### design/flow/design.v
module rsmul (
    r_r, 
    r_i, 
    s_r, 
    mul_r, 
    mul_i
);
    input signed [5:0] r_r, r_i;
    input [1:0] s_r;
    output signed [8:0] mul_r, mul_i;
    wire signed [2:0] s;
    assign s = {1'b0, s_r};
    assign mul_r = s * r_r;
    assign mul_i = s * r_i;
endmodule
module ml_demodulator(
    i_clk,
    i_reset,
    i_trig,
    i_y_hat,
    i_r,
    i_rd_rdy,
    o_rd_vld,
    o_llr,
    o_hard_bit
);
input i_clk;
input i_reset;
input i_trig;
input [159:0] i_y_hat;
input [319:0] i_r;
input i_rd_rdy;
output o_rd_vld;
output [7:0] o_llr;
output o_hard_bit;
localparam IDLE = 0;
localparam R44_S = 4'd1;
localparam R33_S = 4'd2;
localparam R34_S = 4'd3;
localparam R22_S = 4'd4;
localparam BUF = 3'd1;
localparam CAL_AB = 3'd2;
localparam OUT = 3'd3;
localparam CAL_CD = 3'd4;
localparam CAL_EF = 3'd5;
localparam CAL_GH = 3'd6;
localparam COMPARE = 3'd7;
integer i, j, k, m, n, p, q;
wire       gclk1, gclk2, gclk3; 
wire [1:0] SQRT   = 2'b1_1;  
wire [39:0] r34, r23, r24, r12, r13, r14;
wire [19:0] r44, r33, r22, r11;
wire [39:0] y4, y3, y2, y1;
reg [9:0] r34_r_r, r24_r_r, r14_r_r, r23_r_r, r13_r_r, r12_r_r, r34_i_r, r24_i_r, r14_i_r, r23_i_r, r13_i_r, r12_i_r;
wire [9:0] r34_r_w, r24_r_w, r14_r_w, r23_r_w, r13_r_w, r12_r_w, r34_i_w, r24_i_w, r14_i_w, r23_i_w, r13_i_w, r12_i_w;
reg [9:0] r44_r_r, r33_r_r, r22_r_r, r11_r_r;
wire [9:0] r44_r_w, r33_r_w, r22_r_w, r11_r_w;
reg [7:0] y1_r_r, y2_r_r, y3_r_r, y4_r_r, y1_i_r, y2_i_r, y3_i_r, y4_i_r;
reg [7:0] y1_r_w, y2_r_w, y3_r_w, y4_r_w, y1_i_w, y2_i_w, y3_i_w, y4_i_w;
wire [8:0] rsmul_o_r, rsmul_o_i;
reg [5:0] rsmul_i_r_r, rsmul_i_r_i;
reg [1:0] rsmul_i_s_r;
reg [3:0] rs_state_r, rs_state_w;
reg [1:0] rs_count_r, rs_count_w;
reg [2:0] state_r, state_w;
reg [1:0] count_r, count_w;
reg [12:0] L_tmp_r[0:3];
reg [12:0] L_tmp_w[0:3];
reg [1:0] j2_path_r[0:3];
reg [1:0] j2_path_w[0:3];
reg [1:0] j1_path_r[0:3];
reg [1:0] j1_path_w[0:3];
reg [9:0] y_tmp_r, y_tmp_i;
reg [9:0] rs1r, rs1i, rs2r, rs2i, rs3r, rs3i, rs4r, rs4i;
reg [9:0] rs_other_r, rs_other_i;
reg signed [11:0] a, b;
reg signed [11:0] c, d;
reg signed [11:0] e[0:3];
reg signed [11:0] f[0:3];
reg signed [11:0] g[0:3];
reg signed [11:0] h[0:3];
reg [11:0] cal_tmp_r, cal_tmp_i;
reg [12:0] L_tmp1;
reg [12:0] L_tmp2;
reg [12:0] L_tmp3[0:3];
reg [12:0] L_tmp4[0:3];
reg [1:0] j3_r, j3_w, j4_r, j4_w, j2_r, j2_w, j1_r, j1_w;
reg [12:0] L_min1_r[0:3];
reg [12:0] L_min1_w[0:3];
reg [12:0] min_r;
reg [12:0] min_w;
reg [12:0] min_tmp[0:6];
reg [1:0] trace_r[0:3];
reg [1:0] trace_w[0:3];
reg [1:0] trace_tmp[0:2];
reg [143:0] output_buf_r, output_buf_w;
reg [7:0] buf_count_r, buf_count_w;
reg [7:0] buf_out_r, buf_out_w;
reg       gclk_detect_w, gclk_detect_r;
assign {r44, r34, r24, r14, r33, r23, r13, r22, r12, r11} = i_r;
assign {y4, y3, y2, y1} = i_y_hat;
assign r34_i_w = (i_trig) ? r34[39:30] : r34_i_r;
assign r34_r_w = (i_trig) ? r34[19:10] : r34_r_r;
assign r24_i_w = (i_trig) ? r24[39:30] : r24_i_r;
assign r24_r_w = (i_trig) ? r24[19:10] : r24_r_r;
assign r14_i_w = (i_trig) ? r14[39:30] : r14_i_r;
assign r14_r_w = (i_trig) ? r14[19:10] : r14_r_r;
assign r23_i_w = (i_trig) ? r23[39:32] : r23_i_r;
assign r23_r_w = (i_trig) ? r23[19:10] : r23_r_r;
assign r13_i_w = (i_trig) ? r13[39:30] : r13_i_r;
assign r13_r_w = (i_trig) ? r13[19:10] : r13_r_r;
assign r12_i_w = (i_trig) ? r12[39:30] : r12_i_r;
assign r12_r_w = (i_trig) ? r12[19:10] : r12_r_r;
assign r44_r_w = (i_trig) ? r44[19:10] : r44_r_r;
assign r33_r_w = (i_trig) ? r33[19:10] : r33_r_r;
assign r22_r_w = (i_trig) ? r22[19:10] : r22_r_r;
assign r11_r_w = (i_trig) ? r11[19:10] : r11_r_r;
assign o_llr = {o_hard_bit, 6'b0, 1'b1};
assign o_hard_bit = output_buf_r[buf_out_r];
assign o_rd_vld = i_rd_rdy & (buf_count_r != buf_out_r);
rsmul rsmul0(.r_r(rsmul_i_r_r), .r_i(rsmul_i_r_i), 
            .s_r(rsmul_i_s_r),  
            .mul_r(rsmul_o_r), .mul_i(rsmul_o_i));
always @(*) begin
    rs_state_w = rs_state_r;
    rs_count_w = rs_count_r;
    y4_i_w = y4_i_r;
    y4_r_w = y4_r_r;
    y3_i_w = y3_i_r;
    y3_r_w = y3_r_r;
    y2_i_w = y2_i_r;
    y2_r_w = y2_r_r;
    y1_i_w = y1_i_r;
    y1_r_w = y1_r_r;
    gclk_detect_w = 0;
    case (rs_state_r)
        IDLE: begin
            rsmul_i_r_i = 0;
            rsmul_i_r_r = 0;
            rsmul_i_s_r = 0;
            if (i_trig) begin
                rs_state_w = R44_S;
                y4_i_w = y4[38:33];
                y4_r_w = y4[18:13];
                y3_i_w = y3[38:33];
                y3_r_w = y3[18:13];
                y2_i_w = y2[38:33];
                y2_r_w = y2[18:13];
                y1_i_w = y1[38:33];
                y1_r_w = y1[18:13];
                gclk_detect_w = 1;
            end
            else rs_state_w = IDLE;
        end
        R44_S: begin
            gclk_detect_w = 1;
            rsmul_i_r_r = y4_r_r;
            rsmul_i_r_i = y4_i_r;
            rsmul_i_s_r = SQRT;
            y4_r_w = rsmul_o_r[7:0];
            y4_i_w = rsmul_o_i[7:0];
            rs_state_w = R33_S;
        end
        R33_S: begin
            gclk_detect_w = 1;
            rsmul_i_r_r = y3_r_r;
            rsmul_i_r_i = y3_i_r;
            rsmul_i_s_r = SQRT;
            y3_r_w = rsmul_o_r[7:0];
            y3_i_w = rsmul_o_i[7:0];
            rs_state_w = R34_S;
        end
        R34_S: begin
            gclk_detect_w = 1;
            rsmul_i_r_r = y2_r_r;
            rsmul_i_r_i = y2_i_r;
            rsmul_i_s_r = SQRT;
            y2_r_w = rsmul_o_r[7:0];
            y2_i_w = rsmul_o_i[7:0];
            rs_state_w = R22_S;
        end
        R22_S: begin
            gclk_detect_w = 1;
            rsmul_i_r_r = y1_r_r;
            rsmul_i_r_i = y1_i_r;
            rsmul_i_s_r = SQRT;
            y1_r_w = rsmul_o_r[7:0];
            y1_i_w = rsmul_o_i[7:0];
            rs_state_w = IDLE;
        end
        default: begin
            rs_state_w = rs_state_r;
            rs_count_w = rs_count_r;
            rsmul_i_r_i = 0;
            rsmul_i_r_r = 0;
            rsmul_i_s_r = 0;
        end
    endcase
end
always @(*) begin
    state_w = state_r;
    count_w = count_r;
    for (j = 0; j < 4; j = j + 1) begin
        L_tmp_w[j] = L_tmp_r[j];
        L_min1_w[j] = L_min1_r[j];
        trace_w[j] = trace_r[j];
        j2_path_w[j] = j2_path_r[j];
        j1_path_w[j] = j1_path_r[j];
    end
    j1_w = j1_r;
    j2_w = j2_r;
    j3_w = j3_r;
    j4_w = j4_r;
    min_w = min_r;
    output_buf_w = output_buf_r;
    buf_count_w = buf_count_r;
    rs4i = 0;
    y_tmp_r = 0;
    y_tmp_i = 0;
    rs_other_r = 0;
    rs_other_i = 0;
    rs4r = 0;
    case (state_r)
        IDLE: begin
            if (i_trig) begin
                state_w = BUF;
                count_w = 0;
            end
            else begin
                state_w = IDLE;
            end
        end
        BUF: begin
            if (count_r < 1) begin
                count_w = count_r + 1;
            end
            else begin
                count_w = 0;
                state_w = CAL_AB;
                j1_w = 0;
                j2_w = 0;
                j3_w = 0;
                j4_w = 0;
            end
        end
        CAL_AB: begin
            state_w = CAL_CD;
            y_tmp_r = {y4_r_r, 2'b0};
            y_tmp_i = {y4_i_r, 2'b0};
            rs4r = (r44_r_r ^ {{10{j4_r[0]}}, 1'b1});
            rs4i = (r44_r_r ^ {{10{j4_r[1]}}, 1'b1});
            rs_other_r = 0;
            rs_other_i = 0;
            a = $signed(y_tmp_r) - $signed(rs4r);
            b = $signed(y_tmp_i) - $signed(rs4i);
            if (a < 0) a = ~a;  
            if (b < 0) b = ~b;  
            L_tmp1 = a + b;
            L_tmp_w[0] = L_tmp1; 
            L_tmp_w[1] = L_tmp1; 
            L_tmp_w[2] = L_tmp1; 
            L_tmp_w[3] = L_tmp1; 
        end
        CAL_CD: begin
            state_w = CAL_EF;
            y_tmp_r = {y3_r_r, 2'b0};
            y_tmp_i = {y3_i_r, 2'b0};
            rs4r = (r34_r_r ^ {11{j4_r[0]}}) + (r34_i_r ^ {11{~j4_r[1]}});
            rs4i = (r34_r_r ^ {11{j4_r[1]}}) + (r34_i_r ^ {11{j4_r[0]}});
            cal_tmp_r = $signed(y_tmp_r) - $signed(rs4r);
            cal_tmp_i = $signed(y_tmp_i) - $signed(rs4i);
            for (m = 0; m < 4; m = m + 1) begin
                rs3r = r33_r_r ^ {11{m[0]}};
                rs3i = r33_r_r ^ {11{m[1]}};
                c = $signed(cal_tmp_r) - $signed(rs3r);
                d = $signed(cal_tmp_i) - $signed(rs3i);
                rs2r = 0;
                rs2i = 0;
                if (c < 0) c = ~c;  
                if (d < 0) d = ~d;  
                L_tmp2 = c + d;
                L_tmp_w[m] = L_tmp_r[m] + L_tmp2; 
            end
        end
        CAL_EF: begin
            j2_w = j2_r + 1;
            y_tmp_r = {y2_r_r, 2'b10};
            y_tmp_i = {y2_i_r, 2'b10};
            rs2r = r22_r_r ^ {11{j2_r[0]}};
            rs2i = r22_r_r ^ {11{j2_r[1]}};
            rs4r = (r24_r_r ^ {11{j4_r[0]}}) + (r24_i_r ^ {11{~j4_r[1]}});
            rs4i = (r24_r_r ^ {11{j4_r[1]}}) + (r24_i_r ^ {11{j4_r[0]}});
            cal_tmp_r = $signed(y_tmp_r) - $signed(rs4r) - $signed(rs2r);
            cal_tmp_i = $signed(y_tmp_i) - $signed(rs4i) - $signed(rs2i);
            for (m = 0; m < 4; m = m + 1) begin  
                rs3r = {r23_r_r ^ {{9{m[0]}}, 2'b0}} + {r23_i_r[7:0] ^ {9{~m[1]}}, 2'b00} ;
                rs3i = {r23_r_r[9:1] ^ {10{m[1]}}, 1'b0} + {r23_i_r[7:1] ^ {8{m[0]}}, 3'b0};
                e[m] = $signed(cal_tmp_r) - $signed(rs3r);
                f[m] = $signed(cal_tmp_i) - $signed(rs3i);
                if (e[m] < 0) e[m] = ~e[m];  
                if (f[m] < 0) f[m] = ~f[m];  
                L_tmp3[m] = e[m] + f[m];
                if (L_tmp3[m] <= L_min1_r[m] || j2_r == 2'b0) begin
                    L_min1_w[m] = L_tmp3[m];
                    j2_path_w[m] = j2_r;
                end
            end
            if (j2_r == 2'b11) begin
                state_w = CAL_GH;
            end
        end
        CAL_GH: begin
            if (count_r == 0 && j1_r == 0) begin
                L_tmp_w[0] = L_tmp_r[0] + L_min1_r[0];
                L_tmp_w[1] = L_tmp_r[1] + L_min1_r[1];
                L_tmp_w[2] = L_tmp_r[2] + L_min1_r[2];
                L_tmp_w[3] = L_tmp_r[3] + L_min1_r[3];
            end
            y_tmp_r = {y1_r_r, 2'b0};
            y_tmp_i = {y1_i_r, 2'b0};
            rs1r = r11_r_r ^ {11{j1_r[0]}};
            rs1i = r11_r_r ^ {11{j1_r[1]}};
            rs4r = (r14_r_r ^ {11{j4_r[0]}}) + (r14_i_r ^ {11{~j4_r[1]}});
            rs4i = (r14_r_r ^ {11{j4_r[1]}}) + (r14_i_r ^ {11{j4_r[0]}});
            cal_tmp_r = $signed(y_tmp_r) - $signed(rs4r) - $signed(rs1r);
            cal_tmp_i = $signed(y_tmp_i) - $signed(rs4i) - $signed(rs1i);
            if (count_r == 0) begin
                count_w = count_r + 1;
                for (m = 0; m < 2; m = m + 1) begin  
                    rs3r = (r13_r_r ^ {11{m[0]}}) + (r13_i_r ^ {11{~m[1]}});
                    rs3i = (r13_r_r ^ {11{m[1]}}) + (r13_i_r ^ {11{m[0]}});
                    rs2r = (r12_r_r ^ {11{j2_path_r[m][0]}}) + (r12_i_r ^ {11{~j2_path_r[m][1]}});
                    rs2i = (r12_r_r ^ {11{j2_path_r[m][1]}}) + (r12_i_r ^ {11{j2_path_r[m][0]}});
                    g[m] = $signed(cal_tmp_r) - $signed(rs2r) - $signed(rs3r);
                    h[m] = $signed(cal_tmp_i) - $signed(rs2i) - $signed(rs3i);
                    if (g[m] < 0) g[m] = ~g[m];  
                    if (h[m] < 0) h[m] = ~h[m];  
                    L_tmp4[m] = g[m] + h[m];
                    if (L_tmp4[m] <= L_min1_r[m] || j1_r == 2'b0) begin
                        L_min1_w[m] = L_tmp4[m];
                        j1_path_w[m] = j1_r;
                    end
                end
            end
            else begin
                count_w = 0;
                j1_w = j1_r + 1;
                for (m = 2; m < 4; m = m + 1) begin  
                    rs3r = (r13_r_r ^ {11{m[0]}}) + (r13_i_r ^ {11{~m[1]}});
                    rs3i = (r13_r_r ^ {11{m[1]}}) + (r13_i_r ^ {11{m[0]}});
                    rs2r = (r12_r_r ^ {11{j2_path_r[m][0]}}) + (r12_i_r ^ {11{~j2_path_r[m][1]}});
                    rs2i = (r12_r_r ^ {11{j2_path_r[m][1]}}) + (r12_i_r ^ {11{j2_path_r[m][0]}});
                    g[m] = $signed(cal_tmp_r) - $signed(rs2r) - $signed(rs3r);
                    h[m] = $signed(cal_tmp_i) - $signed(rs2i) - $signed(rs3i);
                    if (g[m] < 0) g[m] = ~g[m];  
                    if (h[m] < 0) h[m] = ~h[m];  
                    L_tmp4[m] = g[m] + h[m];
                    if (L_tmp4[m] <= L_min1_r[m] || j1_r == 2'b0) begin
                        L_min1_w[m] = L_tmp4[m];
                        j1_path_w[m] = j1_r;
                    end
                end
            end
            if (j1_r == 2'b11 && count_r[0] == 1'b1) begin
                state_w = COMPARE;
            end
        end
        COMPARE: begin
            j4_w = j4_r + 1;
            min_tmp[0] = L_tmp_r[0] + L_min1_r[0];
            min_tmp[1] = L_tmp_r[1] + L_min1_r[1];
            min_tmp[2] = L_tmp_r[2] + L_min1_r[2];
            min_tmp[3] = L_tmp_r[3] + L_min1_r[3];
            if (min_tmp[0] > min_tmp[1]) begin
                min_tmp[4] = min_tmp[1];
                trace_tmp[0] = 1;
            end
            else begin
                min_tmp[4] = min_tmp[0];
                trace_tmp[0] = 0;
            end
            if (min_tmp[2] > min_tmp[3]) begin
                min_tmp[5] = min_tmp[3];
                trace_tmp[1] = 3;
            end
            else begin
                min_tmp[5] = min_tmp[2];
                trace_tmp[1] = 2;
            end
            if (min_tmp[4] > min_tmp[5]) begin
                min_tmp[6] = min_tmp[5];
                trace_tmp[2] = trace_tmp[1];
            end
            else begin
                min_tmp[6] = min_tmp[4];
                trace_tmp[2] = trace_tmp[0];
            end
            if ((min_tmp[6] < min_r) || j4_r == 2'b0) begin
                min_w = min_tmp[6];
                trace_w[0] = j1_path_w[trace_tmp[2]];
                trace_w[1] = j2_path_r[trace_tmp[2]];
                trace_w[2] = trace_tmp[2];
                trace_w[3] = j4_r;
            end
            if (j4_r == 2'b11) begin
                state_w = OUT;
            end
            else begin
                state_w = CAL_AB;
            end
        end
        OUT: begin
            output_buf_w[buf_count_r] = trace_r[0][0];
            output_buf_w[buf_count_r + 1] = trace_r[0][1];
            output_buf_w[buf_count_r + 2] = trace_r[1][0];
            output_buf_w[buf_count_r + 3] = trace_r[1][1];
            output_buf_w[buf_count_r + 4] = trace_r[2][0];
            output_buf_w[buf_count_r + 5] = trace_r[2][1];
            output_buf_w[buf_count_r + 6] = trace_r[3][0];
            output_buf_w[buf_count_r + 7] = trace_r[3][1];
            if (buf_count_r != 8'd136) buf_count_w = buf_count_r + 8;
            else buf_count_w = 0;
            state_w = IDLE;
        end
        default: state_w = IDLE;
    endcase
end
always @(*) begin
    buf_out_w = buf_out_r;
    if (i_rd_rdy) begin
        if (o_rd_vld) begin
            if (buf_out_r == 8'd143) buf_out_w = 8'd0;
            else buf_out_w = buf_out_r + 1;
        end
    end
end
always @(posedge i_clk or posedge i_reset) begin
    if (i_reset) begin
        for (j = 0; j < 4; j = j + 1) begin
            L_tmp_r[j] <= 0;
            L_min1_r[j] <= 13'b1_1111_1111_1111;
            trace_r[j] <= 0;
            j2_path_r[j] <= 0;
            j1_path_r[j] <= 0;
        end
        r34_i_r <= 0;
        r34_r_r <= 0;
        r24_i_r <= 0;
        r24_r_r <= 0;
        r14_i_r <= 0;
        r14_r_r <= 0;
        r23_i_r <= 0;
        r23_r_r <= 0;
        r13_i_r <= 0;
        r13_r_r <= 0;
        r12_i_r <= 0;
        r12_r_r <= 0;
        r44_r_r <= 0;
        r33_r_r <= 0;
        r22_r_r <= 0;
        r11_r_r <= 0;
        y4_i_r <=  0;
        y4_r_r <=  0;
        y3_i_r <=  0;
        y3_r_r <=  0;
        y2_i_r <=  0;
        y2_r_r <=  0;
        y1_i_r <=  0;
        y1_r_r <=  0;
        rs_state_r <= IDLE;
        rs_count_r <= 0;
        state_r <= IDLE;
        count_r <= 0;
        j1_r <= 0;
        j2_r <= 0;
        j3_r <= 0;
        j4_r <= 0;
        min_r <= 0;
        output_buf_r <= 0;
        buf_count_r <= 0;
        buf_out_r <= 0;
        gclk_detect_r <= 0;
    end
    else begin
        for (j = 0; j < 4; j = j + 1) begin
            L_tmp_r[j] <= L_tmp_w[j];
            L_min1_r[j] <= L_min1_w[j];
            trace_r[j] <= trace_w[j];
            j2_path_r[j] <= j2_path_w[j];
            j1_path_r[j] <= j1_path_w[j];
        end
        r34_i_r <= r34_i_w;
        r34_r_r <= r34_r_w;
        r24_i_r <= r24_i_w;
        r24_r_r <= r24_r_w;
        r14_i_r <= r14_i_w;
        r14_r_r <= r14_r_w;
        r23_i_r <= r23_i_w;
        r23_r_r <= r23_r_w;
        r13_i_r <= r13_i_w;
        r13_r_r <= r13_r_w;
        r12_i_r <= r12_i_w;
        r12_r_r <= r12_r_w;
        r44_r_r <= r44_r_w;
        r33_r_r <= r33_r_w;
        r22_r_r <= r22_r_w;
        r11_r_r <= r11_r_w;
        y4_i_r <=  y4_i_w;
        y4_r_r <=  y4_r_w;
        y3_i_r <=  y3_i_w;
        y3_r_r <=  y3_r_w;
        y2_i_r <=  y2_i_w;
        y2_r_r <=  y2_r_w;
        y1_i_r <=  y1_i_w;
        y1_r_r <=  y1_r_w;
        rs_state_r <= rs_state_w;
        rs_count_r <= rs_count_w;
        state_r <= state_w;
        count_r <= count_w;
        j1_r <= j1_w;
        j2_r <= j2_w;
        j3_r <= j3_w;
        j4_r <= j4_w;
        min_r <= min_w;
        output_buf_r <= output_buf_w;
        buf_count_r <= buf_count_w;
        buf_out_r <= buf_out_w;
        gclk_detect_r <= gclk_detect_w;
    end
end
endmodule
### design/flow/run.sh
#!/bin/bash
# the make line also repeats each setting of config.mk as NAME=value (left out here)
make -C /OpenROAD-flow-scripts/flow DESIGN_CONFIG=/design/flow/config.mk WORK_HOME=/design/flow/orfs CLKGATE_MAP_FILE= finish
### design/flow/config.mk
export PLATFORM = sky130hd
export DESIGN_NAME = ml_demodulator
export DESIGN_NICKNAME = ml_demodulator
export VERILOG_FILES = /design/flow/design.v
export SDC_FILE = /design/flow/constraint.sdc
export NUM_CORES = 4
export LEC_CHECK = 0
export CAP_MARGIN = 20
export CORE_MARGIN = 2
export CORE_UTILIZATION = 40
export SETUP_SLACK_MARGIN = 2.14
export SLEW_MARGIN = 5
### design/flow/constraint.sdc
create_clock -name core_clock -period 8.99 [get_ports {i_clk}]
set_input_delay 1.7980 -clock core_clock [delete_from_list [all_inputs] [get_ports {i_clk}]]
set_output_delay 1.7980 -clock core_clock [all_outputs]
set_load 0.01 [all_outputs]
==> GITHUB_STEP_SUMMARY, run 1 <==
### Yosys + OpenROAD results

| Metric | Value |
|---|---|
| Status | `finished with violations` |
| Setup crit end kind | `register` |
| Initial antenna violation count | `4` |
| Simple share | `0.08984` |
| Dominant flop cell | `dfrtp_1` |
| CTS Hold Buffers Added | `0` |
| Buf/Inv on CP | `14` |
| Worst Hold Depth | `2` |
| Worst setup margin | `-400.4 ps` |
| Ys Warns | `19` |
| Number of cells on the critical path | `53` |
| Arrival time at the worst endpoint | `10000 ps` |
| Delay-heaviest family, CP | `adder cells` |
| Adder share | `0.2406` |
| Fmax | `0.1065 GHz` |
| CTS tree | `built` |
| Register area | `13620 sq um` |
| Routed length per instance | `20.65 um` |
| Clock transition at path regs | `60 ps` |
| Most common library cells after synthesis | `871 x ha_1, 793 x xnor2_1, 740 x inv_1` |
| Worst setup path startpoint | `j4_r[0]` |
| Area Overhead vs Synth | `30.08%` |
| Asr flop ratio synth | `1.000` |
| Max stage delay cell, worst path | `or4_4` |
| Post-Synthesis Cells | `7066` |
| DRC | `0` |
| Via density | `5.302` |
| Port Buffers | `212` |
| Worst hold start | `output_buf_r[133]` |
| Clock Sinks | `541` |
| Max-Cap Viols | `0` |
| # Cells Yosys | `7066` |
| CTS Root Buffer Type | `clkbuf_16` |
| Synth Cell Area | `63600 sq um` |
| Period utilisation layout | `1.045` |
| Total Die Area | `162200 sq um` |
| Hold Vio Cnt, Final | `0` |
| Vias in the first global route | `54950` |
| First-pass DRT Iterations | `6` |
| Crit path capture | `j2_path_r[1][1]` |
| AO/OA Area Share | `0.1575` |
| First-pass GRT wire length | `321300 um` |
| CP most frequent cell | `buf_6` |
| Register-to-register setup slack | `-400 ps` |
| Mean Syn Cell Area | `9.001 sq um` |
| Total wire length | `211800 um` |
| NumNets Final | `9701` |
| Xor/xnor share | `0.1674` |
| Placer Congestion | `0.9579` |
| Yosys stat area | `63600 sq um` |
| Top-area cell share | `0.1916` |
| Comb area leader | `adder cells` |
| Number of enable flip-flop cells | `0` |
| Max_slew headroom | `0.2096` |
| Seq/Total Area, Yosys | `0.2139` |
| CTS Buf Count | `72` |
| Synth unique cells | `91` |
| Most numerous cell in the Yosys netlist | `ha_1` |
| Flops after synth | `541` |
| Rows | `146` |
| Max Clock Skew | `82.77 ps` |
| FF-to-FF path depth | `53` |
| Longest Clk Path Bufs | `3` |
| Hold Path Sink | `output_buf_r[133]` |
| CP Max Fanout | `5` |
| Yosys top cell by area | `dfrtp_1` |
| CP startpoint kind | `register` |
| Number of fill cells | `14420` |
| Die height | `402.8 um` |
| SO Viols | `setup timing` |
| Crit path DRT | `9600 ps` |
| CTS H-tree lvls | `3` |
| Slew @ Worst Pin | `1178 ps` |
| Hold WC Path Type | `register to register` |
| RR Endpoint | `j2_path_r[1][1]` |
| Largest stage delay on the critical path | `500 ps` |
| Total GRT Usage | `0.2568` |
| Dpl hpwl | `171500 um` |
| Fin. max-slew vios | `0` |
| Logic area | `50730 sq um` |
| Core outline area | `158200 sq um` |
| Mux frac, synth | `0.07100` |
| Tool warnings | `400` |
| Top cells, area | `dfrtp_1 19%, ha_1 17%, xnor2_1 11%` |
| Post-route minimum period | `9390 ps` |
| Fp util | `0.4020` |
| Starting DRT DRC Count | `3513` |
| Largest net degree at the start of global routing | `153` |
| Crit Path Category | `register to register` |
| Hold Slack | `475.9 ps` |
| Vias | `54390` |
| Die X | `402.8 um` |
| Latency at later pin | `730 ps` |
| GR Overflow Total | `0` |
| Reg2reg start | `j4_r[0]` |
| Final ANT Viol Nets | `0` |
| Endpoints failing setup | `67` |
| RSZ-0062 raised after global routing | `yes` |
| IO Pins | `494` |
through the flow:
step	instances	cell area, sq um	utilization	TNS (ps)	worst slack, ps
final	10260	82730	0.5230	-17690	-400.4
after global routing	10260	82730	0.5230	-43000	-753.5
after CTS	10200	80700	0.5101	-10320	-247.0
after detailed placement	9981	74840	0.4731	-38340	-680.1
after global placement	9980	74830	0.4730	-32700	-561.5
after floorplan	7071	64520	-	-59550	-121.9
layer usage:
layer | global-route usage | wire length, um | share of wire
met2 | 0.4289 | 98800 | 0.47
met5 | 0 | 39 | 0.00018
met1 | 0.3422 | 94350 | 0.45
met4 | 0.09219 | 8498 | 0.040
met3 | 0.02994 | 10120 | 0.048
final cells by class:
class / instances / share of cell area
flip-flops and latches: 541 / 0.1646
well taps: 2072 / 0.03134
repair buffers: 1219 / 0.1265
clock inverters: 35 / 0.005263
multi-input cells: 5547 / 0.6132
diodes: 1 / 0.00003025
clock buffers: 99 / 0.02485
inverters: 745 / 0.03418
what timing repair did:
item                       4_1_cts  5_1_grt
cloned                           4        0
gates resized                  488      291
setup endpoints to repair      140      138
setup buffers                   85       51
pin swaps                      249      188
==> inputs of run 2 (changes only) <==
Settings changed: CORE_UTILIZATION 40 to 58, SETUP_SLACK_MARGIN 2.14 to 2.24, SLEW_MARGIN 5 to 20.
Clock period 8.99 ns to 8.22 ns, I/O delays scaled along.
==> GITHUB_STEP_SUMMARY, run 2 <==
### Yosys + OpenROAD results

| Metric | Value |
|---|---|
| Tool warnings | `405 (was 400)` |
| # Cells Yosys | `7066 (unchanged)` |
| CP Max Fanout | `7 (was 5)` |
| Worst setup margin | `-1339 ps (was -400.4 ps)` |
| Rows | `121 (was 146)` |
| Post-Synthesis Cells | `7066 (unchanged)` |
| Synth Cell Area | `63600 sq um (unchanged)` |
| Delay-heaviest family, CP | `adder cells (unchanged)` |
| Mean Syn Cell Area | `9.001 sq um (unchanged)` |
| CTS Hold Buffers Added | `0 (unchanged)` |
| Arrival time at the worst endpoint | `10100 ps (was 10000 ps)` |
| Die height | `335.1 um (was 402.8 um)` |
| Vias in the first global route | `56440 (was 54950)` |
| Hold Slack | `469.3 ps (was 475.9 ps)` |
| Simple share | `0.08984 (unchanged)` |
| CTS tree | `built (unchanged)` |
| Clock transition at path regs | `60 ps (about the same)` |
| Area Overhead vs Synth | `28.79% (was 30.08%)` |
| Status | `finished with violations (unchanged)` |
| Register-to-register setup slack | `-1340 ps (was -400 ps)` |
| Fp util | `0.5843 (was 0.4020)` |
| Total wire length | `212800 um (was 211800 um)` |
| Hold WC Path Type | `register to register (unchanged)` |
| Crit path DRT | `8760 ps (was 9600 ps)` |
| Fmax | `0.1046 GHz (was 0.1065 GHz)` |
| CP startpoint kind | `register (unchanged)` |
| Crit Path Category | `register to register (unchanged)` |
| Asr flop ratio synth | `1.000 (unchanged)` |
| SO Viols | `setup timing (unchanged)` |
| Synth unique cells | `91 (unchanged)` |
| Dominant flop cell | `dfrtp_1 (unchanged)` |
| Max Clock Skew | `40.18 ps (was 82.77 ps)` |
| Final ANT Viol Nets | `0 (unchanged)` |
| Yosys stat area | `63600 sq um (unchanged)` |
| Largest net degree at the start of global routing | `147 (was 153)` |
| Dpl hpwl | `169600 um (was 171500 um)` |
| Die X | `335.1 um (was 402.8 um)` |
| Register area | `13620 sq um (about the same)` |
| Most numerous cell in the Yosys netlist | `ha_1 (unchanged)` |
| Comb area leader | `adder cells (unchanged)` |
| Fin. max-slew vios | `0 (unchanged)` |
| Worst Hold Depth | `0 (was 2)` |
| First-pass GRT wire length | `322800 um (was 321300 um)` |
| Starting DRT DRC Count | `4424 (was 3513)` |
| Yosys top cell by area | `dfrtp_1 (unchanged)` |
| Number of cells on the critical path | `43 (was 53)` |
| Xor/xnor share | `0.1674 (unchanged)` |
| Worst setup path startpoint | `j4_r[0] (unchanged)` |
| FF-to-FF path depth | `43 (was 53)` |
| Endpoints failing setup | `105 (was 67)` |
| Port Buffers | `212 (unchanged)` |
| First-pass DRT Iterations | `6 (unchanged)` |
| Longest Clk Path Bufs | `3 (unchanged)` |
| Buf/Inv on CP | `7 (was 14)` |
| Max_slew headroom | `0.2444 (was 0.2096)` |
| Hold Path Sink | `state_r[1] (was output_buf_r[133])` |
| NumNets Final | `9944 (was 9701)` |
| CTS H-tree lvls | `3 (unchanged)` |
| Seq/Total Area, Yosys | `0.2139 (unchanged)` |
| Vias | `56720 (was 54390)` |
| Adder share | `0.2406 (unchanged)` |
| DRC | `0 (unchanged)` |
| Latency at later pin | `690 ps (was 730 ps)` |
| Placer Congestion | `0.9971 (was 0.9579)` |
| Top cells, area | `dfrtp_1 19%, ha_1 17%, xnor2_1 11% (unchanged)` |
| Period utilisation layout | `1.163 (was 1.045)` |
| Ys Warns | `19 (unchanged)` |
| Most common library cells after synthesis | `871 x ha_1, 793 x xnor2_1, 740 x inv_1 (unchanged)` |
| Max stage delay cell, worst path | `fa_2 (was or4_4)` |
| Fin util | `0.7525 (was 0.5230)` |
| RR Endpoint | `j1_path_r[1][1] (was j2_path_r[1][1])` |
| Mux frac, synth | `0.07100 (unchanged)` |
| Flops after synth | `541 (unchanged)` |
| Setup crit end kind | `register (unchanged)` |
| CTS Root Buffer Type | `clkbuf_16 (unchanged)` |
| Post-route minimum period | `9559 ps (was 9390 ps)` |
| RSZ-0062 raised after global routing | `yes (unchanged)` |
| GR Overflow Total | `0 (unchanged)` |
| Reg2reg start | `j4_r[0] (unchanged)` |
| IO Pins | `494 (unchanged)` |
| Number of enable flip-flop cells | `0 (unchanged)` |
| Total GRT Usage | `0.3719 (was 0.2568)` |
| Logic area | `49300 sq um (was 50730 sq um)` |
| Number of fill cells | `8005 (was 14420)` |
| Routed length per instance | `21.63 um (was 20.65 um)` |
| Largest stage delay on the critical path | `590 ps (was 500 ps)` |
| Core outline area | `108900 sq um (was 158200 sq um)` |
| Top-area cell share | `0.1916 (unchanged)` |
| Hold Vio Cnt, Final | `0 (unchanged)` |
| Worst hold start | `state_r[2] (was output_buf_r[133])` |
| Via density | `5.766 (was 5.302)` |
| Clock Sinks | `541 (unchanged)` |
| Initial antenna violation count | `3 (was 4)` |
| Crit path capture | `j1_path_r[1][1] (was j2_path_r[1][1])` |
| Max-Cap Viols | `0 (unchanged)` |
| AO/OA Area Share | `0.1575 (unchanged)` |
| Pre-CTS setup slack | `-1575 ps (was -680.1 ps)` |
| Total Die Area | `112300 sq um (was 162200 sq um)` |
| Slew @ Worst Pin | `1122 ps (was 1178 ps)` |
| CTS Buf Count | `69 (was 72)` |
==> run 2: stage by stage <==
step	instance area, sq um	TNS, ps	cells
3_3_place_gp	75510	-87730	9567
2_1_floorplan	64130	-406200	7071
6_report	81910	-82140	9838
3_5_place_dp	75510	-97730	9567
5_1_grt	81910	-123640	9837
4_1_cts	80930	-61860	9807
==> run 2: layer usage <==
layer / track usage / share of wire / up-vias
met5: 0 / 0.000075 / -
met4: 0.1584 / 0.050 / 2
met3: 0.04770 / 0.064 / 448
met2: 0.5974 / 0.45 / 1938
met1: 0.5054 / 0.43 / 27600
li1: - / - / 26730
==> run 2: area by class of cell <==
type,count,area share
diodes,1,0.00003055
clock buffers,94,0.02345
clock inverters,31,0.005209
inverters,745,0.03431
multi-input cells,5547,0.6019
flip-flops and latches,541,0.1662
well taps,1414,0.02160
repair buffers,1465,0.1473
==> run 2: what timing repair did <==
item / 4_1_cts / 5_1_grt
pin swaps: 179 / 118
endpoints found under the setup margin: 140 / 140
cloned: 3 / 0
gates resized: 409 / 136
buffers inserted: 112 / 30
==> inputs of run 3 (changes only) <==
Settings changed: SETUP_SLACK_MARGIN 2.24 to 2.27.
Clock period 8.22 ns to 8.24 ns, I/O delays scaled along.
==> GITHUB_STEP_SUMMARY, run 3 <==
### Yosys + OpenROAD results

| Metric | Value |
|---|---|
| Fmax | `0.1055 GHz (was 0.1046 GHz)` |
| CTS Hold Buffers Added | `0 (unchanged)` |
| Final ANT Viol Nets | `0 (unchanged)` |
| Fin. max-slew vios | `0 (unchanged)` |
| CP Max Fanout | `6 (was 7)` |
| Number of enable flip-flop cells | `0 (unchanged)` |
| Post-Synthesis Cells | `7066 (unchanged)` |
| Die X | `335.1 um (unchanged)` |
| Fin util | `0.7644 (was 0.7525)` |
| Yosys top cell by area | `dfrtp_1 (unchanged)` |
| Slew @ Worst Pin | `1244 ps (was 1122 ps)` |
| Dpl hpwl | `169100 um (was 169600 um)` |
| Hold Vio Cnt, Final | `0 (unchanged)` |
| Delay-heaviest family, CP | `adder cells (unchanged)` |
| Clock Sinks | `541 (unchanged)` |
| DRC | `0 (unchanged)` |
| CP startpoint kind | `register (unchanged)` |
| Worst Hold Depth | `2 (was 0)` |
| Asr flop ratio synth | `1.000 (unchanged)` |
| Setup crit end kind | `register (unchanged)` |
| Hold Path Sink | `output_buf_r[11] (was state_r[1])` |
| Synth unique cells | `91 (unchanged)` |
| RR Endpoint | `j1_path_r[1][1] (unchanged)` |
| Top cells, area | `dfrtp_1 19%, ha_1 17%, xnor2_1 11% (unchanged)` |
| Mux frac, synth | `0.07100 (unchanged)` |
| Yosys stat area | `63600 sq um (unchanged)` |
| Area Overhead vs Synth | `30.82% (was 28.79%)` |
| Mean Syn Cell Area | `9.001 sq um (unchanged)` |
| Worst setup path startpoint | `j4_r[0] (unchanged)` |
| CTS Buf Count | `71 (was 69)` |
| Largest net degree at the start of global routing | `154 (was 147)` |
| RSZ-0062 raised after global routing | `yes (unchanged)` |
| Max-Cap Viols | `0 (unchanged)` |
| Register-to-register setup slack | `-1240 ps (was -1340 ps)` |
| Max Clock Skew | `72.61 ps (was 40.18 ps)` |
| Rows | `121 (unchanged)` |
| Most numerous cell in the Yosys netlist | `ha_1 (unchanged)` |
| # Cells Yosys | `7066 (unchanged)` |
| Total Die Area | `112300 sq um (unchanged)` |
| Endpoints failing setup | `67 (was 105)` |
| Buf/Inv on CP | `9 (was 7)` |
| NumNets Final | `9940 (was 9944)` |
| TNS Setup | `-73840 ps (was -82140 ps)` |
| Hold WC Path Type | `register to register (unchanged)` |
| Reg2reg start | `j4_r[0] (unchanged)` |
| Ys Warns | `19 (unchanged)` |
| Crit path DRT | `8810 ps (was 8760 ps)` |
| Pre-CTS setup slack | `-1668 ps (was -1575 ps)` |
| Clock transition at path regs | `60 ps (about the same)` |
| Fin cells | `9836 (was 9838)` |
| Total GRT Usage | `0.3649 (was 0.3719)` |
| Top-area cell share | `0.1916 (unchanged)` |
| Max stage delay cell, worst path | `fa_1 (was fa_2)` |
| Routed length per instance | `21.67 um (was 21.63 um)` |
| Comb area leader | `adder cells (unchanged)` |
| Vias in the first global route | `55880 (was 56440)` |
| Status | `finished with violations (unchanged)` |
| Die height | `335.1 um (unchanged)` |
| Fp util | `0.5843 (unchanged)` |
| Post-route minimum period | `9481 ps (was 9559 ps)` |
| Worst hold start | `output_buf_r[11] (was state_r[2])` |
| SO Viols | `setup timing (unchanged)` |
| Port Buffers | `212 (unchanged)` |
| Synth Cell Area | `63600 sq um (unchanged)` |
| Starting DRT DRC Count | `4330 (was 4424)` |
| CTS tree | `built (unchanged)` |
| Post-route cell area | `83200 sq um (was 81910 sq um)` |
| Crit path capture | `j1_path_r[1][1] (unchanged)` |
| Initial antenna violation count | `7 (was 3)` |
| Flops after synth | `541 (unchanged)` |
| Xor/xnor share | `0.1674 (unchanged)` |
| CP most frequent cell | `buf_4` |
| GR Overflow Total | `0 (unchanged)` |
| Longest Clk Path Bufs | `3 (unchanged)` |
| Max_slew headroom | `0.1643 (was 0.2444)` |
| Most common library cells after synthesis | `871 x ha_1, 793 x xnor2_1, 740 x inv_1 (unchanged)` |
| CTS H-tree lvls | `3 (unchanged)` |
| Dpl cells | `9556 (was 9567)` |
| Seq/Total Area, Yosys | `0.2139 (unchanged)` |
| Latency at later pin | `690 ps (about the same)` |
| Largest stage delay on the critical path | `590 ps (about the same)` |
| AO/OA Area Share | `0.1575 (unchanged)` |
| Core outline area | `108900 sq um (unchanged)` |
| First-pass DRT Iterations | `8 (was 6)` |
| Placer Congestion | `1.004 (was 0.9971)` |
| Total wire length | `213200 um (was 212800 um)` |
| Period utilisation layout | `1.151 (was 1.163)` |
| Arrival time at the worst endpoint | `10050 ps (was 10100 ps)` |
| Number of cells on the critical path | `46 (was 43)` |
| Vias | `56640 (was 56720)` |
| Adder share | `0.2406 (unchanged)` |
| Simple share | `0.08984 (unchanged)` |
| FF-to-FF path depth | `46 (was 43)` |
| Crit Path Category | `register to register (unchanged)` |
| CTS Root Buffer Type | `clkbuf_16 (unchanged)` |
| IO Pins | `494 (unchanged)` |
| First-pass GRT wire length | `316900 um (was 322800 um)` |
| Worst setup margin | `-1241 ps (was -1339 ps)` |
| Via density | `5.759 (was 5.766)` |
| Dominant flop cell | `dfrtp_1 (unchanged)` |
| Tool warnings | `402 (was 405)` |
| Post-DP Area | `75410 sq um (was 75510 sq um)` |
[run 3: stage by stage]
| step | hold WS (ps) |
|---|---|
| floorplan | 351.9 |
| detailed placement | 452.7 |
| finish | 474.5 |
| global route | 490.7 |
| CTS | 468.0 |
| global placement | 442.6 |
[run 3: what timing repair did]
action	in CTS	in global routing
setup buffers	92	54
cloned	2	2
gates resized	329	452
pin swaps	199	236
endpoints found under the setup margin	142	142
[run 3: per-layer routing]
metal	track usage	wire [um]	vias up
met1	0.4885	91210	27520
li1	-	-	26730
met5	0	53	-
met2	0.5854	96990	1917
met4	0.1680	11110	8
met3	0.05134	13800	467
[run 3: final cells by class]
class / instances / area [sq um]
diodes: 1 / 2.502
clock buffers: 97 / 2034
clock inverters: 32 / 459.2
fillers: 7711 / 25650
inverters: 745 / 2824
multi-input cells: 5547 / 50400
flip-flops and latches: 541 / 13620
well taps: 1414 / 1769
repair buffers: 1459 / 12090
==> inputs of run 4 (changes only) <==
Settings changed: CELL_PAD_IN_SITES_GLOBAL_PLACEMENT set to 1, CORE_MARGIN 2 to 7, CORE_UTILIZATION 58 to 23, GPL_ROUTABILITY_DRIVEN set to 0, MAX_ROUTING_LAYER set to met4, PLACE_DENSITY set to 0.68, SETUP_SLACK_MARGIN 2.27 to -0.57, SLEW_MARGIN 20 to 30, TNS_END_PERCENT set to 20.
Clock period 8.24 ns to 12.2 ns, I/O delays scaled along.
==> GITHUB_STEP_SUMMARY, run 4 <==
### Yosys + OpenROAD results

| Metric | Value |
|---|---|
| Status | `timing/DRC/antenna clean (was finished with violations)` |
| Pre-CTS setup slack | `907.1 ps (was -1668 ps)` |
| Postcts setup bufs | `0 (was 92)` |
| CTS Hold Buffers Added | `0 (unchanged)` |
| Endpoints failing setup | `0 (was 67)` |
| Crit Path Category | `register to register (unchanged)` |
| Comb area leader | `adder cells (unchanged)` |
| Number of enable flip-flop cells | `0 (unchanged)` |
| Number of cells on the critical path | `38 (was 46)` |
| Port Buffers | `212 (unchanged)` |
| Clock Sinks | `541 (unchanged)` |
| TNS Setup | `0 ps (was -73840 ps)` |
| Die X | `539.9 um (was 335.1 um)` |
| Setup crit end kind | `register (unchanged)` |
| Vias | `50840 (was 56640)` |
| Asr flop ratio synth | `1.000 (unchanged)` |
| Fp util | `0.2318 (was 0.5843)` |
| Worst setup margin | `679.4 ps (was -1241 ps)` |
| CTS Root Buffer Type | `clkbuf_16 (unchanged)` |
| Slew @ Worst Pin | `1108 ps (was 1244 ps)` |
| CP most frequent cell | `fa_1 (was buf_4)` |
| Rows | `192 (was 121)` |
| Vias in the first global route | `50900 (was 55880)` |
| Core outline area | `274300 sq um (was 108900 sq um)` |
| Max Clock Skew | `44.33 ps (was 72.61 ps)` |
| Buf/Inv on CP | `4 (was 9)` |
| Hold Vio Cnt, Final | `0 (unchanged)` |
| Die height | `539.9 um (was 335.1 um)` |
| Dominant flop cell | `dfrtp_1 (unchanged)` |
| Largest net degree at the start of global routing | `147 (was 154)` |
| Post-Synthesis Cells | `7066 (unchanged)` |
| Top cells, area | `dfrtp_1 19%, ha_1 17%, xnor2_1 11% (unchanged)` |
| Mux frac, synth | `0.07100 (unchanged)` |
| Area Overhead vs Synth | `14.12% (was 30.82%)` |
| Tool warnings | `392 (was 402)` |
| Period utilisation layout | `0.9443 (was 1.151)` |
| Total Die Area | `291400 sq um (was 112300 sq um)` |
| First-pass GRT wire length | `312800 um (was 316900 um)` |
| Most common library cells after synthesis | `871 x ha_1, 793 x xnor2_1, 740 x inv_1 (unchanged)` |
| Most numerous cell in the Yosys netlist | `ha_1 (unchanged)` |
| AO/OA Area Share | `0.1575 (unchanged)` |
| Register-to-register setup slack | `680 ps (was -1240 ps)` |
| Ys Warns | `19 (unchanged)` |
| Synth unique cells | `91 (unchanged)` |
| RSZ-0062 raised after global routing | `no (was yes)` |
| Hold Path Sink | `output_buf_r[106] (was output_buf_r[11])` |
| CP Max Fanout | `30 (was 6)` |
| Dpl hpwl | `171400 um (was 169100 um)` |
| NumNets Final | `8778 (was 9940)` |
| Fin. max-slew vios | `0 (unchanged)` |
| Max stage delay cell, worst path | `dfrtp_4 (was fa_1)` |
| RR Endpoint | `L_min1_r[1][5] (was j1_path_r[1][1])` |
| FF-to-FF path depth | `38 (was 46)` |
| Dpl cells | `10810 (was 9556)` |
| Routed length per instance | `18.97 um (was 21.67 um)` |
| Max-Cap Viols | `0 (unchanged)` |
| Mean Syn Cell Area | `9.001 sq um (unchanged)` |
| Hold WC Path Type | `register to register (unchanged)` |
| # Cells Yosys | `7066 (unchanged)` |
| CTS H-tree lvls | `3 (unchanged)` |
| CTS Buf Count | `72 (was 71)` |
| Synth Cell Area | `63600 sq um (unchanged)` |
| Final ANT Viol Nets | `0 (unchanged)` |
| Worst Hold Depth | `2 (unchanged)` |
| Flops after synth | `541 (unchanged)` |
| Yosys top cell by area | `dfrtp_1 (unchanged)` |
| DRC | `0 (unchanged)` |
| Crit path DRT | `12830 ps (was 8810 ps)` |
| Longest Clk Path Bufs | `3 (unchanged)` |
| Number of fill cells | `29540 (was 7711)` |
| Initial antenna violation count | `9 (was 7)` |
| Starting DRT DRC Count | `3384 (was 4330)` |
| Seq/Total Area, Yosys | `0.2139 (unchanged)` |
| Yosys stat area | `63600 sq um (unchanged)` |
| GR Overflow Total | `0 (unchanged)` |
| Total GRT Usage | `0.1416 (was 0.3649)` |
| CP startpoint kind | `register (unchanged)` |
| Worst hold start | `output_buf_r[106] (was output_buf_r[11])` |
| Post-route minimum period | `11520 ps (was 9481 ps)` |
| Total wire length | `207800 um (was 213200 um)` |
| Arrival time at the worst endpoint | `12150 ps (was 10050 ps)` |
| Fmax | `0.08680 GHz (was 0.1055 GHz)` |
| Crit path capture | `L_min1_r[1][5] (was j1_path_r[1][1])` |
| First-pass DRT Iterations | `6 (was 8)` |
| Reg2reg start | `j4_r[0] (unchanged)` |
| Worst setup path startpoint | `j4_r[0] (unchanged)` |
| Fin cells | `10950 (was 9836)` |
| Top-area cell share | `0.1916 (unchanged)` |
| Clock transition at path regs | `60 ps (about the same)` |
| CTS resizes | `0 (was 329)` |
| Adder share | `0.2406 (unchanged)` |
| Delay-heaviest family, CP | `adder cells (unchanged)` |
| Simple share | `0.08984 (unchanged)` |
| Xor/xnor share | `0.1674 (unchanged)` |
| Largest stage delay on the critical path | `700 ps (was 590 ps)` |
| Max_slew headroom | `0.2538 (was 0.1643)` |
| CTS tree | `built (unchanged)` |
| Via density | `4.642 (was 5.759)` |
| Latency at later pin | `700 ps (was 690 ps)` |
| IO Pins | `494 (unchanged)` |
-- run 4: layout make-up --
class	count	area (sq um)	area share
Inverter	745	2800	0.03858
Antenna cell	6	15.01	0.0002069
Clock buffer	100	2069	0.02851
Clock inverter	32	345.3	0.004758
Multi-Input combinational cell	5547	46320	0.6382
Sequential cell	541	13620	0.1876
Timing Repair Buffer	296	2800	0.03858
Tap cell	3686	4612	0.06354
-- run 4: layer usage --
layer  global-route usage  up-vias  wire [um]
met5                    -        -          0
met4              0.04637        0       7551
met3              0.01725      247       9656
met2               0.2285     1300      95210
met1               0.1847    24850      95400
li1                     -    24440          -
-- run 4: through the flow --
stage | util | hold slack [ps] | area [sq um]
detailed placement | 0.2555 | 456.9 | 70100
global placement | 0.2553 | 456.5 | 70050
CTS | 0.2643 | 473.7 | 72520
global route | 0.2646 | 496.8 | 72580
floorplan | - | 351.9 | 63620
finish | 0.2646 | 476.0 | 72580
==> inputs of run 5 (changes only) <==
Settings changed: CELL_PAD_IN_SITES_GLOBAL_PLACEMENT 1 to not set, CORE_MARGIN 7 to 2, CORE_UTILIZATION 23 to 60, CTS_CLUSTER_SIZE set to 96, GPL_ROUTABILITY_DRIVEN 0 to not set, MAX_ROUTING_LAYER met4 to not set, PLACE_DENSITY 0.68 to 0.6, SETUP_SLACK_MARGIN -0.57 to not set, SLEW_MARGIN 30 to 20, TNS_END_PERCENT 20 to not set.
Clock period 12.2 ns to 8.26 ns, I/O delays scaled along.
==> GITHUB_STEP_SUMMARY, run 5 <==
### Yosys + OpenROAD results

| Metric | Value |
|---|---|
| Status | `finished with violations (was timing/DRC/antenna clean)` |
| SO Viols | `setup timing` |
| Slew @ Worst Pin | `1192 ps (was 1108 ps)` |
| Hold Path Sink | `output_buf_r[61] (was output_buf_r[106])` |
| Longest Clk Path Bufs | `3 (unchanged)` |
| Total wire length | `213300 um (was 207800 um)` |
| CTS tree | `built (unchanged)` |
| Crit path capture | `L_min1_r[1][0] (was L_min1_r[1][5])` |
| Register-to-register setup slack | `-1220 ps (was 680 ps)` |
| Number of cells on the critical path | `47 (was 38)` |
| Core outline area | `105300 sq um (was 274300 sq um)` |
| Final ANT Viol Nets | `0 (unchanged)` |
| GR Overflow Total | `0 (unchanged)` |
| Fin util | `0.7736 (was 0.2646)` |
| Die height | `329.6 um (was 539.9 um)` |
| Period utilisation layout | `1.147 (was 0.9443)` |
| Number of enable flip-flop cells | `0 (unchanged)` |
| Area Overhead vs Synth | `28.05% (was 14.12%)` |
| Crit path DRT | `8810 ps (was 12830 ps)` |
| Worst setup margin | `-1216 ps (was 679.4 ps)` |
| IO Pins | `494 (unchanged)` |
| Arrival time at the worst endpoint | `10030 ps (was 12150 ps)` |
| Max_slew headroom | `0.1969 (was 0.2538)` |
| Worst hold start | `output_buf_r[61] (was output_buf_r[106])` |
| Seq/Total Area, Yosys | `0.2139 (unchanged)` |
| Logic area | `49290 sq um (was 46320 sq um)` |
| Fp util | `0.6042 (was 0.2318)` |
| FF-to-FF path depth | `47 (was 38)` |
| Number of fill cells | `7444 (was 29540)` |
| CTS H-tree lvls | `3 (unchanged)` |
| Yosys stat area | `63600 sq um (unchanged)` |
| Max-Cap Viols | `0 (unchanged)` |
| Dpl cells | `9518 (was 10810)` |
| First-pass GRT wire length | `316700 um (was 312800 um)` |
| CP startpoint kind | `register (unchanged)` |
| Reg2reg start | `j4_r[0] (unchanged)` |
| Post-route minimum period | `9476 ps (was 11520 ps)` |
| Routed length per instance | `21.85 um (was 18.97 um)` |
| Latency at later pin | `690 ps (was 700 ps)` |
| Pre-CTS setup slack | `-1506 ps (was 907.1 ps)` |
| Worst Hold Depth | `2 (unchanged)` |
| First-pass DRT Iterations | `8 (was 6)` |
| CTS Buf Count | `67 (was 72)` |
| Adder share | `0.2406 (unchanged)` |
| Tool warnings | `402 (was 392)` |
| Post-route cell area | `81440 sq um (was 72580 sq um)` |
| Mean Syn Cell Area | `9.001 sq um (unchanged)` |
| Asr flop ratio synth | `1.000 (unchanged)` |
| Clock transition at path regs | `60 ps (about the same)` |
| Synth unique cells | `91 (unchanged)` |
| Delay-heaviest family, CP | `adder cells (unchanged)` |
| Flops after synth | `541 (unchanged)` |
| AO/OA Area Share | `0.1575 (unchanged)` |
| Rows | `119 (was 192)` |
| Via density | `5.825 (was 4.642)` |
| Endpoints failing setup | `82 (was 0)` |
| CTS Root Buffer Type | `clkbuf_16 (unchanged)` |
| Die X | `329.6 um (was 539.9 um)` |
| Dpl hpwl | `168600 um (was 171400 um)` |
| Buf/Inv on CP | `9 (was 4)` |
| Clock Sinks | `541 (unchanged)` |
| RSZ-0062 raised after global routing | `yes (was no)` |
| Most common library cells after synthesis | `871 x ha_1, 793 x xnor2_1, 740 x inv_1 (unchanged)` |
| Mux frac, synth | `0.07100 (unchanged)` |
| Post-DP Area | `75250 sq um (was 70100 sq um)` |
| Largest net degree at the start of global routing | `139 (was 147)` |
| Synth Cell Area | `63600 sq um (unchanged)` |
| Ys Warns | `19 (unchanged)` |
| Top cells, area | `dfrtp_1 19%, ha_1 17%, xnor2_1 11% (unchanged)` |
| DRC | `0 (unchanged)` |
| RR Endpoint | `L_min1_r[1][0] (was L_min1_r[1][5])` |
| Post-Synthesis Cells | `7066 (unchanged)` |
| Fin cells | `9761 (was 10950)` |
| Top-area cell share | `0.1916 (unchanged)` |
| Setup crit end kind | `register (unchanged)` |
| Vias | `56850 (was 50840)` |
| Dominant flop cell | `dfrtp_1 (unchanged)` |
| Hold WC Path Type | `register to register (unchanged)` |
| Worst setup path startpoint | `j4_r[0] (unchanged)` |
| Largest stage delay on the critical path | `550 ps (was 700 ps)` |
| Most numerous cell in the Yosys netlist | `ha_1 (unchanged)` |
| Starting DRT DRC Count | `4431 (was 3384)` |
| Register area | `13620 sq um (unchanged)` |
| Port Buffers | `212 (unchanged)` |
| Simple share | `0.08984 (unchanged)` |
| Max stage delay cell, worst path | `dfrtp_4 (unchanged)` |
| CP Max Fanout | `6 (was 30)` |
| NumNets Final | `9891 (was 8778)` |
| Hold Vio Cnt, Final | `0 (unchanged)` |
| Total Die Area | `108600 sq um (was 291400 sq um)` |
| Fin. max-slew vios | `0 (unchanged)` |
| Comb area leader | `adder cells (unchanged)` |
| Crit Path Category | `register to register (unchanged)` |
| # Cells Yosys | `7066 (unchanged)` |
| Yosys top cell by area | `dfrtp_1 (unchanged)` |
| Total GRT Usage | `0.3774 (was 0.1416)` |
| Xor/xnor share | `0.1674 (unchanged)` |
| Vias in the first global route | `55630 (was 50900)` |
| Fmax | `0.1055 GHz (was 0.08680 GHz)` |
| Max Clock Skew | `71.22 ps (was 44.33 ps)` |
| CP most frequent cell | `buf_4 (was fa_1)` |
| Placer Congestion | `0.9970` |
| CTS Hold Buffers Added | `0 (unchanged)` |
| Initial antenna violation count | `3 (was 9)` |
[run 5: repair_timing]
| action | CTS | global route |
|---|---|---|
| pin swaps | 141 | 162 |
| buffers inserted | 53 | 67 |
| resized | 208 | 331 |
| gates cloned | 0 | 5 |
| setup endpoints to repair | 100 | 115 |
[run 5: cell type report]
type                       count  share of cell area
multi-input combinational   5548              0.6052
sequential                   541              0.1672
timing repair buffer        1413              0.1425
inverter                     745             0.03441
clock buffer                  90             0.02338
tap                         1391             0.02137
clock inverter                31            0.005838
antenna                        2          0.00006146
[run 5: per-stage QoR]
| stage | hold WS (ps) | setup TNS, ps |
|---|---|---|
| CTS | 472.9 | -55380 |
| global placement | 455.5 | -79390 |
| finish | 477.1 | -76270 |
| global route | 501.1 | -108280 |
| floorplan | 351.9 | -387940 |
| detailed placement | 449.8 | -92540 |
[run 5: metal layers]
metal | vias up | global-route usage | part of all wire
met3 | 473 | 0.06504 | 0.078
met4 | 4 | 0.1466 | 0.047
li1 | 26680 | - | -
met5 | - | 0 | 0.00014
met1 | 27530 | 0.5110 | 0.42
met2 | 2174 | 0.6028 | 0.45
==> inputs of run 6 (changes only) <==
Settings changed: CORE_UTILIZATION 60 to 72, CTS_CLUSTER_DIAMETER set to 95, CTS_CLUSTER_SIZE 96 to not set, MAX_ROUTING_LAYER set to met4, SETUP_SLACK_MARGIN set to 1.43.
Clock period 8.26 ns to 10.5 ns, I/O delays scaled along.
==> GITHUB_STEP_SUMMARY, run 6 <==
### Yosys + OpenROAD results

| Metric | Value |
|---|---|
| Register-to-register setup slack | `550 ps (was -1220 ps)` |
| Number of enable flip-flop cells | `0 (unchanged)` |
| # Cells Yosys | `7066 (unchanged)` |
| AO/OA Area Share | `0.1575 (unchanged)` |
| IO Pins | `494 (unchanged)` |
| Final ANT Viol Nets | `0 (unchanged)` |
| Number of cells on the critical path | `46 (was 47)` |
| Dominant flop cell | `dfrtp_1 (unchanged)` |
| Hold Vio Cnt, Final | `0 (unchanged)` |
| CP most frequent cell | `a21oi_2 (was buf_4)` |
| GR Overflow Total | `0 (unchanged)` |
| Routed length per instance | `26.43 um (was 21.85 um)` |
| Most common library cells after synthesis | `871 x ha_1, 793 x xnor2_1, 740 x inv_1 (unchanged)` |
| Asr flop ratio synth | `1.000 (unchanged)` |
| Fmax | `0.1005 GHz (was 0.1055 GHz)` |
| Arrival time at the worst endpoint | `10530 ps (was 10030 ps)` |
| Post-route minimum period | `9955 ps (was 9476 ps)` |
| Worst setup path startpoint | `j4_r[0] (unchanged)` |
| Most numerous cell in the Yosys netlist | `ha_1 (unchanged)` |
| RR Endpoint | `L_min1_r[1][8] (was L_min1_r[1][0])` |
| Yosys stat area | `63600 sq um (unchanged)` |
| Initial antenna violation count | `5 (was 3)` |
| DRC | `0 (unchanged)` |
| Vias in the first global route | `57010 (was 55630)` |
| First-pass DRT Iterations | `11 (was 8)` |
| Reg2reg start | `j4_r[0] (unchanged)` |
| Yosys top cell by area | `dfrtp_1 (unchanged)` |
| Synth Cell Area | `63600 sq um (unchanged)` |
| CTS Buf Count | `68 (was 67)` |
| Tool warnings | `400 (was 402)` |
| Latency at later pin | `700 ps (was 690 ps)` |
| Total GRT Usage | `0.4846 (was 0.3774)` |
| Top-area cell share | `0.1916 (unchanged)` |
| Fin. max-slew vios | `0 (unchanged)` |
| Via density | `6.734 (was 5.825)` |
| Endpoints failing setup | `0 (was 82)` |
| Starting DRT DRC Count | `7078 (was 4431)` |
| Max stage delay cell, worst path | `fa_1 (was dfrtp_4)` |
| Area Overhead vs Synth | `18.96% (was 28.05%)` |
| Delay-heaviest family, CP | `adder cells (unchanged)` |
| Flops after synth | `541 (unchanged)` |
| Adder share | `0.2406 (unchanged)` |
| Placer Congestion | `1.059 (was 0.9970)` |
| Post-Synthesis Cells | `7066 (unchanged)` |
| Die X | `301.2 um (was 329.6 um)` |
| Longest Clk Path Bufs | `3 (unchanged)` |
| Total Die Area | `90730 sq um (was 108600 sq um)` |
| Number of fill cells | `4531 (was 7444)` |
| Port Buffers | `212 (unchanged)` |
| Hold Path Sink | `output_buf_r[125] (was output_buf_r[61])` |
| Post-DP Area | `67500 sq um (was 75250 sq um)` |
| First-pass GRT wire length | `327600 um (was 316700 um)` |
| Crit path capture | `L_min1_r[1][8] (was L_min1_r[1][0])` |
| NumNets Final | `9060 (was 9891)` |
| CP Max Fanout | `7 (was 6)` |
| Period utilisation layout | `0.9481 (was 1.147)` |
| Worst Hold Depth | `2 (unchanged)` |
| Worst hold start | `output_buf_r[125] (was output_buf_r[61])` |
| Hold WC Path Type | `register to register (unchanged)` |
| Seq/Total Area, Yosys | `0.2139 (unchanged)` |
| Slew @ Worst Pin | `1227 ps (was 1192 ps)` |
| Dpl hpwl | `159600 um (was 168600 um)` |
| Clock Sinks | `541 (unchanged)` |
| Xor/xnor share | `0.1674 (unchanged)` |
| CTS H-tree lvls | `3 (unchanged)` |
| TNS Setup | `0 ps (was -76270 ps)` |
| Ys Warns | `19 (unchanged)` |
| Die height | `301.2 um (was 329.6 um)` |
| Comb area leader | `adder cells (unchanged)` |
| Core outline area | `87970 sq um (was 105300 sq um)` |
| Post-route cell area | `75660 sq um (was 81440 sq um)` |
| CTS Root Buffer Type | `clkbuf_16 (unchanged)` |
| Vias | `58660 (was 56850)` |
| Mux frac, synth | `0.07100 (unchanged)` |
| Crit path DRT | `11080 ps (was 8810 ps)` |
| Synth unique cells | `91 (unchanged)` |
| Max Clock Skew | `43.68 ps (was 71.22 ps)` |
| CTS tree | `built (unchanged)` |
| Largest stage delay on the critical path | `720 ps (was 550 ps)` |
| Fp util | `0.7230 (was 0.6042)` |
| FF-to-FF path depth | `46 (was 47)` |
| Rows | `109 (was 119)` |
| Max-Cap Viols | `0 (unchanged)` |
| CP startpoint kind | `register (unchanged)` |
| Top cells, area | `dfrtp_1 19%, ha_1 17%, xnor2_1 11% (unchanged)` |
| Largest net degree at the start of global routing | `166 (was 139)` |
| Simple share | `0.08984 (unchanged)` |
| RSZ-0062 raised after global routing | `yes (unchanged)` |
| Buf/Inv on CP | `9 (unchanged)` |
| Crit Path Category | `register to register (unchanged)` |
| Mean Syn Cell Area | `9.001 sq um (unchanged)` |
| Status | `timing/DRC/antenna clean (was finished with violations)` |
| Setup crit end kind | `register (unchanged)` |
| Clock transition at path regs | `60 ps (about the same)` |
| Total wire length | `230200 um (was 213300 um)` |
| Max_slew headroom | `0.1736 (was 0.1969)` |
run 6: metal layers:
layer  vias up  global-route usage  wire length [um]
met5         -                   -                 0
met4         0              0.2986             19740
met3      1322             0.09848             26730
met2      4144              0.7377            101500
met1     28160              0.5926             82160
li1      25030                   -                 -
run 6: per-stage QoR:
| step | util | setup slack [ps] | instances | hold slack, ps |
|---|---|---|---|---|
| 3_3_place_gp | 0.7673 | 426.1 | 8326 | 448.2 |
| 5_1_grt | 0.8601 | 307.0 | 8710 | 487.0 |
| 3_5_place_dp | 0.7674 | 190.7 | 8327 | 453.5 |
| 4_1_cts | 0.8346 | 1174 | 8620 | 465.3 |
| 6_report | 0.8601 | 545.3 | 8710 | 478.2 |
| 2_1_floorplan | - | 1086 | 7071 | 351.9 |
run 6: timing repair:
| action | 4_1_cts | 5_1_grt |
|---|---|---|
| pin swaps | 263 | 195 |
| setup buffers | 168 | 84 |
| hold buffers | 0 | 0 |
| resized | 429 | 285 |
| setup endpoints to repair | 97 | 112 |
| gates cloned | 0 | 0 |
run 6: cell type report:
class                           instances  area (sq um)  area share
Clock buffer                           98          1966     0.02598
Inverter                              745          2810     0.03714
Sequential cell                       541         13620      0.1800
Timing Repair Buffer                  582          5348     0.07068
Tap cell                             1165          1458     0.01927
Multi-Input combinational cell       5547         50120      0.6625
Clock inverter                         27         326.6    0.004316
Antenna cell                            5         12.51   0.0001654
